// breakout
module breakout(
    input  clk,
    input  rst,
    input  rota,
    input  rotb,
    input  de,
    output red,
    output green,
    output blue,
    output hsync,
    output vsync
    );
Size: ~1300 cells after synthesis, ~190 flip-flops, about 10 I/O pins, roughly 11000 sq um of cells after synthesis.
make LEC_CHECK=0 CAP_MARGIN=10 CELL_PAD_IN_SITES_DETAIL_PLACEMENT=1 CORE_MARGIN=5 CORE_UTILIZATION=70 GPL_ROUTABILITY_DRIVEN=1 MAX_ROUTING_LAYER=met4 PLACE_DENSITY_LB_ADDON=0.11 SETUP_SLACK_MARGIN=5.0 SLEW_MARGIN=40 TNS_END_PERCENT=80 finish   # period 21.4 ns
run.sh (not shown) runs the stock make flow with config.mk's settings and CLKGATE_MAP_FILE=.
The starting point never finished: it broke off in detailed placement.
Rerun with:
CAP_MARGIN = 20   (was 10)
CELL_PAD_IN_SITES_DETAIL_PLACEMENT = unset   (was 1)
CORE_MARGIN = 2   (was 5)
CORE_UTILIZATION = 68   (was 70)
GPL_ROUTABILITY_DRIVEN = unset   (was 1)
MAX_ROUTING_LAYER = unset   (was met4)
PLACE_DENSITY_LB_ADDON = unset   (was 0.11)
SETUP_SLACK_MARGIN = unset   (was 5.0)
SLEW_MARGIN = 20   (was 40)
TNS_END_PERCENT = unset   (was 80)
clock period = 12.7 ns   (was 21.4 ns; I/O delays follow)
Result: With this change the flow finished with timing, DRC and antenna clean; area after synthesis is unchanged; die size shrinks by 6.0%; synthesized cell count is unchanged.
Rerun with:
CAP_MARGIN = 30   (was 20)
clock period = 22.6 ns   (was 12.7 ns; I/O delays follow)
=> The new run produced a clean layout; setup slack gains 8100 ps; non-clock buffer count rises by 2; routed wire length hardly moves; die area stays the same; global-route usage shrinks by 0.53 points.
Rerun with:
ABC_AREA = 1   (was unset)
CAP_MARGIN = 20   (was 30)
SETUP_SLACK_MARGIN = 1.95   (was unset)
clock period = 7.37 ns   (was 22.6 ns; I/O delays follow)
What happened: Die area rose by roughly a tenth; first-iteration DRC count goes up by a quarter to a third; sequential cell count does not change; design area rose by roughly a tenth; final cell count went up by a quarter to a third; clock skew grows by 12 ps; wire length goes up by about a fifth; sequential power came out higher to 3.1 times its value; synthesized area climbs by roughly a tenth; global-route usage came out higher by 0.93 points; via count climbs by a quarter to a third.
Rerun with:
CORE_ASPECT_RATIO = 1.32   (was unset)
CORE_UTILIZATION = 72   (was 68)
CTS_CLUSTER_SIZE = 10   (was unset)
PLACE_DENSITY = 0.36   (was unset)
SETUP_SLACK_MARGIN = 2.08   (was 1.95)
SLEW_MARGIN = 40   (was 20)
After rerunning: Area after synthesis stays the same. Global-route usage increases by 3.1 points. First-iteration DRC count increases by 1.4%. Setup slack gets better by 86 ps.
Rerun with:
CORE_ASPECT_RATIO = unset   (was 1.32)
CORE_UTILIZATION = 70   (was 72)
CTS_CLUSTER_SIZE = 17   (was 10)
PLACE_DENSITY = unset   (was 0.36)
PLACE_DENSITY_LB_ADDON = 0.15   (was unset)
SETUP_SLACK_MARGIN = 1.95   (was 2.08)
SLEW_MARGIN = 20   (was 40)
What happened: The new run finished clean. Sequential power stays flat. Clock skew hardly moves. Clock-buffer cell count does not change. Maximum frequency goes down by 1.8%. Worst hold slack got worse by 3.9 ps. Clock power is higher by about 1%. Utilization falls by 1.6 points. Final cell count stays flat. Setup slack is worse by 95 ps. Power stays flat. Non-clock buffer count stays the same.

* * *

breakout again, from the RTL that the note above started with.
// breakout
module breakout(
    input  clk,
    input  rst,
    input  rota,
    input  rotb,
    input  de,
    output red,
    output green,
    output blue,
    output hsync,
    output vsync
    );
make LEC_CHECK=0 ABC_AREA=1 CAP_MARGIN=20 CORE_MARGIN=2 CORE_UTILIZATION=72 CTS_CLUSTER_SIZE=93 SETUP_SLACK_MARGIN=1.79 SLEW_MARGIN=20 finish   # period 5.97 ns
The first run went through all stages and came out clean.
Edit:
Settings changed: CTS_CLUSTER_SIZE 93 to 10, SETUP_SLACK_MARGIN 1.79 to 2.08.
Clock period 5.97 ns to 7.37 ns, I/O delays scaled along.
Worst setup slack gains 0.55 ns.
Routed wire length came out lower by 3.9%.
Clock-buffer cell count does not change.
Design area went down by 1.8%.
Sequential cell count does not change.
Non-clock buffer count came out lower by 18.
Global-route usage goes down by 1.3 points.
Cell count shrinks by 0.86%.
Utilization went down by 1.4 points.
Edit:
Settings changed: CTS_CLUSTER_DIAMETER set to 90, CTS_CLUSTER_SIZE 10 to unset, PLACE_DENSITY_LB_ADDON set to 0.01, SETUP_SLACK_MARGIN 2.08 to 1.95.
Fmax decreases by 1.4%.
Sequential cell count does not change.
Register-to-register slack gets better by 0.36 ns.
Power rises by 0.48%.
Cell area decreases by 0.55%.
Hold slack improved by 0.0095 ns.
Area after synthesis does not change.
Clock-buffer cell count does not change.
Setup slack gets worse by 0.076 ns.
Clock skew is about the same.
Edit:
Settings changed: CORE_UTILIZATION 72 to 66, CTS_CLUSTER_DIAMETER 90 to unset, PLACE_DENSITY_LB_ADDON 0.01 to unset.
What happened:
- synthesized area does not change
- final cell count rose slightly
- die size rose by a little under a tenth
- design area stays flat

* * *

breakout again, from the RTL that the note above started with.
clock: 7.37 ns
lec_check: 0
abc_area: 0
cap_margin: 20
core_margin: 2
core_utilization: 72
cts_cluster_diameter: 99
gpl_routability_driven: 0
gpl_timing_driven: 1
place_density_lb_addon: 0.0
setup_slack_margin: 2.19
slew_margin: 10
The starting point completed without violations.
Rerun with:
ABC_AREA = 1   (was 0)
CTS_CLUSTER_DIAMETER = 202   (was 99)
GPL_ROUTABILITY_DRIVEN = unset   (was 0)
GPL_TIMING_DRIVEN = unset   (was 1)
PLACE_DENSITY_LB_ADDON = 0.01   (was 0.0)
SETUP_SLACK_MARGIN = 1.95   (was 2.19)
SLEW_MARGIN = 20   (was 10)
Result: The new run ran to the end with no violations. Combinational power climbs by 22%. Setup slack improved by 0.21 ns. Die size climbs by 12%. Total power rose by 1.6%. Synthesized cell count went up by 39%.
Rerun with:
CORE_UTILIZATION = 70   (was 72)
CTS_CLUSTER_DIAMETER = unset   (was 202)
CTS_CLUSTER_SIZE = 16   (was unset)
PLACE_DENSITY_LB_ADDON = 0.16   (was 0.01)
=> The changed run completed without violations. Die area goes up by 2.8%. Total power goes down by 2.8%. Synthesized area is unchanged. Flip-flop count is unchanged. First-iteration DRC count goes down by 6.0%.
Rerun with:
PLACE_DENSITY_LB_ADDON = 0.15   (was 0.16)
The new run produced a clean layout.
Total power climbs by a few percent.
Cell area grows slightly.
Synthesized area stays the same.
Maximum frequency stays flat.
Rerun with:
CTS_CLUSTER_SIZE = 93   (was 16)
After rerunning:
- core utilization does not change
- via count does not change
- global-route usage does not change
- final cell count is unchanged
- total power does not change
- synthesized cell count is unchanged
- wire length is unchanged
Rerun with:
CORE_UTILIZATION = 61   (was 70)
CTS_CLUSTER_DIAMETER = 99   (was unset)
CTS_CLUSTER_SIZE = unset   (was 93)
GPL_ROUTABILITY_DRIVEN = 1   (was unset)
GPL_TIMING_DRIVEN = 1   (was unset)
PLACE_DENSITY = 0.64   (was unset)
PLACE_DENSITY_LB_ADDON = unset   (was 0.15)
SETUP_SLACK_MARGIN = 1.39   (was 1.95)
SLEW_MARGIN = 25   (was 20)
Worst hold slack is about the same.
Setup slack is worse by 0.27 ns.
Final area barely changes.
Sequential power barely changes.
Combinational power is about the same.
Routed wire length is higher by about 0.5%.
Register-to-register slack is worse by 0.63 ns.
Sequential cell count is unchanged.
Maximum frequency is lower by 4.9%.
Power figures rest on the tool's default switching activity, not on a simulated workload.
